// top
module top(
    input           clk,
    input           rst,
    input           enable,
    input           mode,
    input           valid, 
    input   [4:0]   id,
    input   [3:0]   gridX,
    input   [3:0]   gridY,
	output 	[11:0]	gray_addr,
	output			gray_ren,
	input	[7:0]	gray_rdata,
    output  [11:0]  lbp_addr,
    output          lbp_wen,
	output			lbp_ren,
    input   [7:0]   lbp_rdata,
	output	[7:0] 	lbp_wdata,
	output	[24:0]	theta,
	output			theta_valid,
	input	[24:0]	cos_data,
	input			cos_valid,
	input	[24:0]	sin_data,
	input			sin_valid,
	output			lbp_finish,
    output  [7:0]   id_addr,
    output  [4:0]   id_wdata,
    output          id_wen,
    output          id_ren,
    input   [4:0]   id_rdata,
    output  [20:0]  hist_addr_train,
    output  [7:0]   hist_wdata_train,
    output          hist_wen_train,
    output          hist_ren_train,
    input   [7:0]   hist_rdata_train,
    output  [13:0]  hist_addr_predict,
    output  [7:0]   hist_wdata_predict,
    output          hist_wen_predict,
    output          hist_ren_predict,
    input   [7:0]   hist_rdata_predict,  
    output          hcu_finish,
    output          done,
    output  [4:0]   label,
    output  [17:0]  minDistance
);
clock: 6.14 ns
lec_check: 0
cap_margin: 20
core_margin: 2
core_utilization: 72
place_density_lb_addon: 0.0
setup_slack_margin: 1.2
slew_margin: 20
run.sh (not shown) runs the stock make flow with config.mk's settings and CLKGATE_MAP_FILE=.
The starting point finished with setup timing left.
Next try:
Settings changed: CORE_UTILIZATION 72 to 29, PLACE_DENSITY_LB_ADDON 0.0 to default, SETUP_SLACK_MARGIN 1.2 to default.
Clock period 6.14 ns to 10.9 ns, I/O delays scaled along.
Outcome:
- With this change the flow finished clean
- design area drops by 6.0%
- die area climbs by 150%
- power drops by 68%
- cell count climbs by 13%
- setup slack improves by 3800 ps
- utilization drops by 52 points
- register-to-register slack improves by 3800 ps
- maximum frequency drops by 9.3%
- area after synthesis does not change

Setup of run A:
top again, from the RTL that the note above started with.
## top
module top(
    input           clk,
    input           rst,
    input           enable,
    input           mode,
    input           valid, 
    input   [4:0]   id,
    input   [3:0]   gridX,
    input   [3:0]   gridY,
	output 	[11:0]	gray_addr,
	output			gray_ren,
	input	[7:0]	gray_rdata,
    output  [11:0]  lbp_addr,
    output          lbp_wen,
	output			lbp_ren,
    input   [7:0]   lbp_rdata,
	output	[7:0] 	lbp_wdata,
	output	[24:0]	theta,
	output			theta_valid,
	input	[24:0]	cos_data,
	input			cos_valid,
	input	[24:0]	sin_data,
	input			sin_valid,
	output			lbp_finish,
    output  [7:0]   id_addr,
    output  [4:0]   id_wdata,
    output          id_wen,
    output          id_ren,
    input   [4:0]   id_rdata,
    output  [20:0]  hist_addr_train,
    output  [7:0]   hist_wdata_train,
    output          hist_wen_train,
    output          hist_ren_train,
    input   [7:0]   hist_rdata_train,
    output  [13:0]  hist_addr_predict,
    output  [7:0]   hist_wdata_predict,
    output          hist_wen_predict,
    output          hist_ren_predict,
    input   [7:0]   hist_rdata_predict,  
    output          hcu_finish,
    output          done,
    output  [4:0]   label,
    output  [17:0]  minDistance
);
Settings: LEC_CHECK=0, CAP_MARGIN=0, CELL_PAD_IN_SITES_GLOBAL_PLACEMENT=1, CORE_MARGIN=5, CORE_UTILIZATION=62, GPL_ROUTABILITY_DRIVEN=0, GPL_TIMING_DRIVEN=0, MAX_ROUTING_LAYER=met5, PLACE_DENSITY=0.68, SETUP_SLACK_MARGIN=0.69, SLEW_MARGIN=15; clock period 9.71 ns.
The final report for run A shows a completed flow and a layout that fails verification, specifically capacitance limit, slew limit, setup timing.
Relative to run A, the following input files were edited for run B:
- CELL_PAD_IN_SITES_GLOBAL_PLACEMENT no longer set, was 1
- GPL_TIMING_DRIVEN no longer set, was 0
- MAX_ROUTING_LAYER no longer set, was met5
- CAP_MARGIN now 20, was 0
- GPL_ROUTABILITY_DRIVEN no longer set, was 0
- CORE_MARGIN now 2, was 5
- SLEW_MARGIN now 20, was 15
- CORE_UTILIZATION now 68, was 62
- PLACE_DENSITY no longer set, was 0.68
- CTS_CLUSTER_SIZE now 50, previously not set
- SETUP_SLACK_MARGIN no longer set, was 0.69
- the clock period (ns, I/O delays scaled along) now 9.82, was 9.71
Findings:
- No stage failed in run B, and the final checks on the layout all came back clean.
- Sort run B and run A by register-to-register setup slack desc -> top: run B
- Compared to run A, run B shows a wider setup margin.
- [run B] die area fell 21000 sq um relative to run A
- The slowest cell on the critical path comes out sky130_fd_sc_hd__clkdlybuf4s15_1 in one run and sky130_fd_sc_hd__xnor2_1 in the other, namely in run A and run B respectively.
- Changes observed in run B relative to run A: global-route wire length before repair has decreased, post-detailed-routing wire length has decreased.
Edits applied to the flow inputs when going from run B to run C:
- CORE_UTILIZATION now 72, was 68
- CTS_CLUSTER_SIZE no longer set, was 50
- SETUP_SLACK_MARGIN now 3.53, previously not set
- the clock period (ns, I/O delays scaled along) now 12.4, was 9.82
--- outcome ---
- Run C ran in full, but the layout does not pass; the checks complain about capacitance limit, slew limit.
- Measured against run B, the routed wire length on met3 of run C comes out at 1.4 times the reference value.
- Run C against run B: total vias in the final route now sits higher, share of cell area taken by multi-input logic gates saw an increase.
- Higher global-route usage over all layers goes to run C over run B.
- Delta (run C minus run B): minimum setup slack in the final design went up by 2260 ps, design area up about 1.7%, maximum clock frequency went down 3.2%, largest vdd supply drop moved down, distinct cell type count of the synthesized netlist comparable.
- Run C vs. run B: ratio of total power to cell area lost about 12%, clock group power has decreased.

top again, from the RTL that the note above started with.
clock: 6.85 ns
lec_check: 0
abc_area: 1
cap_margin: 20
core_margin: 2
core_utilization: 72
cts_cluster_diameter: 340
cts_cluster_size: 33
max_routing_layer: met4
place_density_lb_addon: 0.19
setup_slack_margin: 0.74
slew_margin: 20
The baseline aborted during global routing.
Edit:
Settings changed: ABC_AREA 1 to unset, CORE_UTILIZATION 72 to 40, CTS_CLUSTER_DIAMETER 340 to unset, CTS_CLUSTER_SIZE 33 to unset, MAX_ROUTING_LAYER met4 to unset, PLACE_DENSITY_LB_ADDON 0.19 to unset, SETUP_SLACK_MARGIN 0.74 to unset.
Clock period 6.85 ns to 10.9 ns, I/O delays scaled along.
Now the flow finished clean; die area increases by 72%; synthesized area came out lower by 3.8%; synthesized cell count falls by 15%.
Edit:
Clock period 10.9 ns to 17.8 ns, I/O delays scaled along.
Result:
- synthesized area is unchanged
- clock-buffer cell count came out lower by 1
- total power goes down by about 40%
- final area decreases by about 0.5%
- routed wire length goes up by 2.0%
- sequential power came out lower by about 40%
- sequential cell count stays the same
- synthesized cell count stays the same
- global-route usage came out higher by 0.41 points
Edit:
Settings changed: CELL_PAD_IN_SITES_DETAIL_PLACEMENT set to 2, MAX_ROUTING_LAYER set to met4.
Clock period 17.8 ns to 10.0 ns, I/O delays scaled along.
After rerunning: The changed run aborted during global routing on GRT-0116. Synthesized area stays the same. Synthesized cell count does not change. Die size is unchanged.
Power and IR drop assume default switching activity.
